Design fc_head, start of the top module:
module fc_head #(
    parameter DATA_WIDTH = 16,
    parameter NUM_INPUTS = 1024,
    parameter NUM_OUTPUTS = 4
)(
    input clk,
    input rst,
    input [DATA_WIDTH-1:0] myinput,
    input [DATA_WIDTH*NUM_OUTPUTS-1:0] myweights,
    input myinputValid,
    output [DATA_WIDTH*NUM_OUTPUTS-1:0] softmax_out,
    output softmax_valid,
    output [7:0] led_control,
    output [DATA_WIDTH*NUM_OUTPUTS-1:0] logits
);
make LEC_CHECK=0 ABC_AREA=1 CAP_MARGIN=40 CELL_PAD_IN_SITES_DETAIL_PLACEMENT=2 CELL_PAD_IN_SITES_GLOBAL_PLACEMENT=3 CORE_MARGIN=2 CORE_UTILIZATION=40 GPL_ROUTABILITY_DRIVEN=0 MIN_ROUTING_LAYER=met1 SETUP_SLACK_MARGIN=2.34 SLEW_MARGIN=20 finish   # period 8.0 ns
run.sh (not shown) runs the stock make flow with config.mk's settings and CLKGATE_MAP_FILE=.
Edit:
ABC_AREA = not set   (was 1)
CAP_MARGIN = 20   (was 40)
CELL_PAD_IN_SITES_DETAIL_PLACEMENT = not set   (was 2)
CELL_PAD_IN_SITES_GLOBAL_PLACEMENT = not set   (was 3)
CORE_UTILIZATION = 72   (was 40)
CTS_CLUSTER_DIAMETER = 282   (was not set)
CTS_CLUSTER_SIZE = 93   (was not set)
GPL_ROUTABILITY_DRIVEN = not set   (was 0)
MIN_ROUTING_LAYER = not set   (was met1)
PLACE_DENSITY = 0.43   (was not set)
SETUP_SLACK_MARGIN = 1.26   (was 2.34)
clock period = 4.24 ns   (was 8.0 ns; I/O delays follow)
=> With this change the flow died in global routing (5_1_grt) on GRT-0116; synthesized area went down by about 2.4%; die area fell by about 45%; synthesized cell count is lower by about 15%.
Edit:
CTS_CLUSTER_DIAMETER = not set   (was 282)
CTS_CLUSTER_SIZE = 35   (was 93)
PLACE_DENSITY = not set   (was 0.43)
SETUP_SLACK_MARGIN = 0.86   (was 1.26)
clock period = 6.97 ns   (was 4.24 ns; I/O delays follow)
What happened: The new run produced a layout that fails on antenna rules. Die area stays the same. Synthesized cell count stays the same. Area after synthesis is unchanged.


fc_head again, from the RTL that the note above started with.
export LEC_CHECK = 0
export CAP_MARGIN = 15
export CORE_MARGIN = 2
export CORE_UTILIZATION = 72
export CTS_CLUSTER_DIAMETER = 151
export HOLD_SLACK_MARGIN = -0.09
export MAX_ROUTING_LAYER = met4
export SLEW_MARGIN = 20
create_clock -name core_clock -period 6.01 [get_ports {clk}]
The starting point failed in global routing.
Rerun with:
- CTS_CLUSTER_DIAMETER: 151 -> unset
- clock period: 6.01 -> 6.36 ns (I/O delays scaled with it)
The changed run completed and failed the layout checks on setup timing.
Area after synthesis stays the same.
Die size stays the same.
Synthesized cell count stays the same.
Rerun with:
- CAP_MARGIN: 15 -> 20
- HOLD_SLACK_MARGIN: -0.09 -> unset
- MAX_ROUTING_LAYER: met4 -> unset
- PLACE_DENSITY_LB_ADDON: unset -> 0.01
- SETUP_SLACK_MARGIN: unset -> 0.55
- clock period: 6.36 -> 2.17 ns (I/O delays scaled with it)
=>
- Now the flow died in global routing
- area after synthesis is unchanged
- die size does not change
- synthesized cell count is unchanged
Rerun with:
- CORE_UTILIZATION: 72 -> 15
- PLACE_DENSITY_LB_ADDON: 0.01 -> unset
- SETUP_SLACK_MARGIN: 0.55 -> unset
- clock period: 2.17 -> 7.63 ns (I/O delays scaled with it)
Result: The changed run produced a clean layout. Synthesized area does not change. Die area is higher to 4.7 times its value. Synthesized cell count stays the same.
Rerun with:
- CORE_UTILIZATION: 15 -> 40
- SETUP_SLACK_MARGIN: unset -> 1.36
=>
- worst setup slack gains 0.53 ns
- critical path depth does not change
- cell count fell by a quarter to a third
- first-iteration DRC count decreases by a little under a tenth
- via count goes up slightly
- worst hold slack degrades by 0.010 ns
- clock-buffer cell count climbs by 2


Starting RTL as in the previous note.
==> flow/config.mk <==
export PLATFORM = sky130hd
export DESIGN_NAME = fc_head
export DESIGN_NICKNAME = fc_head
export VERILOG_FILES = /design/flow/design.v
export SDC_FILE = /design/flow/constraint.sdc
export NUM_CORES = 4
export LEC_CHECK = 0
export CAP_MARGIN = 20
export CORE_MARGIN = 2
export CORE_UTILIZATION = 70
export CTS_CLUSTER_SIZE = 37
export HOLD_SLACK_MARGIN = -0.1
export MAX_ROUTING_LAYER = met4
export PLACE_DENSITY = 0.62
export SETUP_SLACK_MARGIN = -0.32
export SLEW_MARGIN = 35
==> flow/constraint.sdc <==
create_clock -name core_clock -period 4.96 [get_ports {clk}]
set_input_delay 0.9920 -clock core_clock [delete_from_list [all_inputs] [get_ports {clk}]]
set_output_delay 0.9920 -clock core_clock [all_outputs]
set_load 0.01 [all_outputs]
The first run did not get past 5_1_grt on GRT-0232.
Edit:
- HOLD_SLACK_MARGIN: -0.1 -> unset
- MAX_ROUTING_LAYER: met4 -> unset
- PLACE_DENSITY: 0.62 -> unset
- SETUP_SLACK_MARGIN: -0.32 -> unset
- SLEW_MARGIN: 35 -> 20
- clock period: 4.96 -> 6.36 ns (I/O delays scaled with it)
Effect: The new run finished but failed the layout checks on negative setup slack; synthesized area stays the same; die size is unchanged; synthesized cell count stays the same.
Edit:
- HOLD_SLACK_MARGIN: unset -> 0.29
- MAX_ROUTING_LAYER: unset -> met4
- SETUP_SLACK_MARGIN: unset -> -0.32
- SLEW_MARGIN: 20 -> 35
- clock period: 6.36 -> 4.96 ns (I/O delays scaled with it)
What happened: The new run died in 5_1_grt. Synthesized cell count is unchanged. Area after synthesis stays the same. Die area does not change.
Edit:
- CAP_MARGIN: 20 -> 15
- CORE_UTILIZATION: 70 -> 72
- CTS_CLUSTER_SIZE: 37 -> 41
- HOLD_SLACK_MARGIN: 0.29 -> -0.09
- SETUP_SLACK_MARGIN: -0.32 -> unset
- SLEW_MARGIN: 35 -> 20
- clock period: 4.96 -> 6.36 ns (I/O delays scaled with it)
This time the run ran to the end with violations: negative setup slack.
Synthesized cell count does not change.
Die area falls by 2.7%.
Synthesized area does not change.


Starting RTL as in the previous note.
==> flow/design.v (excerpt) <==
module fc_head #(
    parameter DATA_WIDTH = 16,
    parameter NUM_INPUTS = 1024,
    parameter NUM_OUTPUTS = 4
)(
    input clk,
    input rst,
    input [DATA_WIDTH-1:0] myinput,
    input [DATA_WIDTH*NUM_OUTPUTS-1:0] myweights,
    input myinputValid,
    output [DATA_WIDTH*NUM_OUTPUTS-1:0] softmax_out,
    output softmax_valid,
    output [7:0] led_control,
    output [DATA_WIDTH*NUM_OUTPUTS-1:0] logits
);
    reg [$clog2(NUM_INPUTS)-1:0] input_count;
    reg [DATA_WIDTH-1:0] input_d;
    reg input_valid_d, input_last_d;
    reg [DATA_WIDTH*NUM_OUTPUTS-1:0] weights;
    always @(posedge clk) begin
        input_d <= myinput;
        weights <= myweights;
        if (rst) begin
            input_count <= 0;
            input_valid_d <= 0;
            input_last_d <= 0;
        end else begin
            input_valid_d <= myinputValid;
            input_last_d <= myinputValid && (input_count == NUM_INPUTS-1);
            if (myinputValid)
  ...
clock: 8.0 ns
lec_check: 0
abc_area: 0
cap_margin: 15
cell_pad_in_sites_detail_placement: 2
cell_pad_in_sites_global_placement: 3
core_margin: 2
core_utilization: 40
gpl_routability_driven: 1
gpl_timing_driven: 0
hold_slack_margin: 0.18
min_routing_layer: met1
setup_slack_margin: 2.34
slew_margin: 20
The starting point finished with timing, DRC and antenna clean.
Edit:
Settings changed: ABC_AREA 0 to unset, CAP_MARGIN 15 to 20, CELL_PAD_IN_SITES_DETAIL_PLACEMENT 2 to unset, CELL_PAD_IN_SITES_GLOBAL_PLACEMENT 3 to unset, CORE_UTILIZATION 40 to 68, CTS_CLUSTER_SIZE set to 37, GPL_ROUTABILITY_DRIVEN 1 to unset, GPL_TIMING_DRIVEN 0 to unset, HOLD_SLACK_MARGIN 0.18 to unset, MAX_ROUTING_LAYER set to met4, MIN_ROUTING_LAYER met1 to unset, SETUP_SLACK_MARGIN 2.34 to -0.32, SLEW_MARGIN 20 to 35.
Clock period 8.0 ns to 4.96 ns, I/O delays scaled along.
Outcome: The changed run never finished: it broke off in global routing; die area went down by 41%; synthesized area does not change; synthesized cell count is unchanged.


Starting RTL as in the previous note.
Settings: LEC_CHECK=0, ABC_AREA=0, CAP_MARGIN=5, CELL_PAD_IN_SITES_DETAIL_PLACEMENT=0, CELL_PAD_IN_SITES_GLOBAL_PLACEMENT=0, CORE_MARGIN=2, CORE_UTILIZATION=71, CTS_CLUSTER_DIAMETER=222, CTS_CLUSTER_SIZE=36, GPL_TIMING_DRIVEN=1, HOLD_SLACK_MARGIN=-0.1, SETUP_SLACK_MARGIN=0.74, SLEW_MARGIN=20; clock period 6.62 ns.
The baseline did not get past global routing.
Change:
==> flow/config.mk (replaced) <==
export PLATFORM = sky130hd
export DESIGN_NAME = fc_head
export DESIGN_NICKNAME = fc_head
export VERILOG_FILES = /design/flow/design.v
export SDC_FILE = /design/flow/constraint.sdc
export NUM_CORES = 4
export LEC_CHECK = 0
export CAP_MARGIN = 15
export CORE_MARGIN = 2
export CORE_UTILIZATION = 72
export CTS_CLUSTER_SIZE = 37
export HOLD_SLACK_MARGIN = -0.1
export SLEW_MARGIN = 20
==> flow/constraint.sdc (replaced) <==
create_clock -name core_clock -period 6.36 [get_ports {clk}]
set_input_delay 1.2720 -clock core_clock [delete_from_list [all_inputs] [get_ports {clk}]]
set_output_delay 1.2720 -clock core_clock [all_outputs]
set_load 0.01 [all_outputs]
With this change the flow finished but failed the layout checks on negative setup slack.
Area after synthesis stays the same.
Die size decreases by 1.4%.
Synthesized cell count is unchanged.
Change:
--- a/flow/config.mk
+++ b/flow/config.mk
@@ -8 +8,2 @@
-export CAP_MARGIN = 15
+export ABC_AREA = 1
+export CAP_MARGIN = 5
@@ -11,2 +12,4 @@
-export CTS_CLUSTER_SIZE = 37
-export HOLD_SLACK_MARGIN = -0.1
+export CTS_CLUSTER_DIAMETER = 363
+export CTS_CLUSTER_SIZE = 15
+export PLACE_DENSITY_LB_ADDON = 0.01
+export SETUP_SLACK_MARGIN = 0.34
==> flow/constraint.sdc (replaced) <==
create_clock -name core_clock -period 2.17 [get_ports {clk}]
set_input_delay 0.4340 -clock core_clock [delete_from_list [all_inputs] [get_ports {clk}]]
set_output_delay 0.4340 -clock core_clock [all_outputs]
set_load 0.01 [all_outputs]
Outcome: With this change the flow did not get past global routing, error GRT-0116; synthesized area is higher by about 2.5%; die size is higher by about 2.4%; synthesized cell count is higher by about 18%.
Change:
==> flow/config.mk (replaced) <==
export PLATFORM = sky130hd
export DESIGN_NAME = fc_head
export DESIGN_NICKNAME = fc_head
export VERILOG_FILES = /design/flow/design.v
export SDC_FILE = /design/flow/constraint.sdc
export NUM_CORES = 4
export LEC_CHECK = 0
export CAP_MARGIN = 20
export CORE_MARGIN = 2
export CORE_UTILIZATION = 70
export CTS_CLUSTER_SIZE = 32
export SETUP_SLACK_MARGIN = 1.77
export SLEW_MARGIN = 20
==> flow/constraint.sdc (replaced) <==
create_clock -name core_clock -period 6.56 [get_ports {clk}]
set_input_delay 1.3120 -clock core_clock [delete_from_list [all_inputs] [get_ports {clk}]]
set_output_delay 1.3120 -clock core_clock [all_outputs]
set_load 0.01 [all_outputs]
What happened: With this change the flow reached the layout checks and failed them: negative setup slack. Die area is higher slightly. Area after synthesis is lower by a few percent. Synthesized cell count is lower by about a fifth.
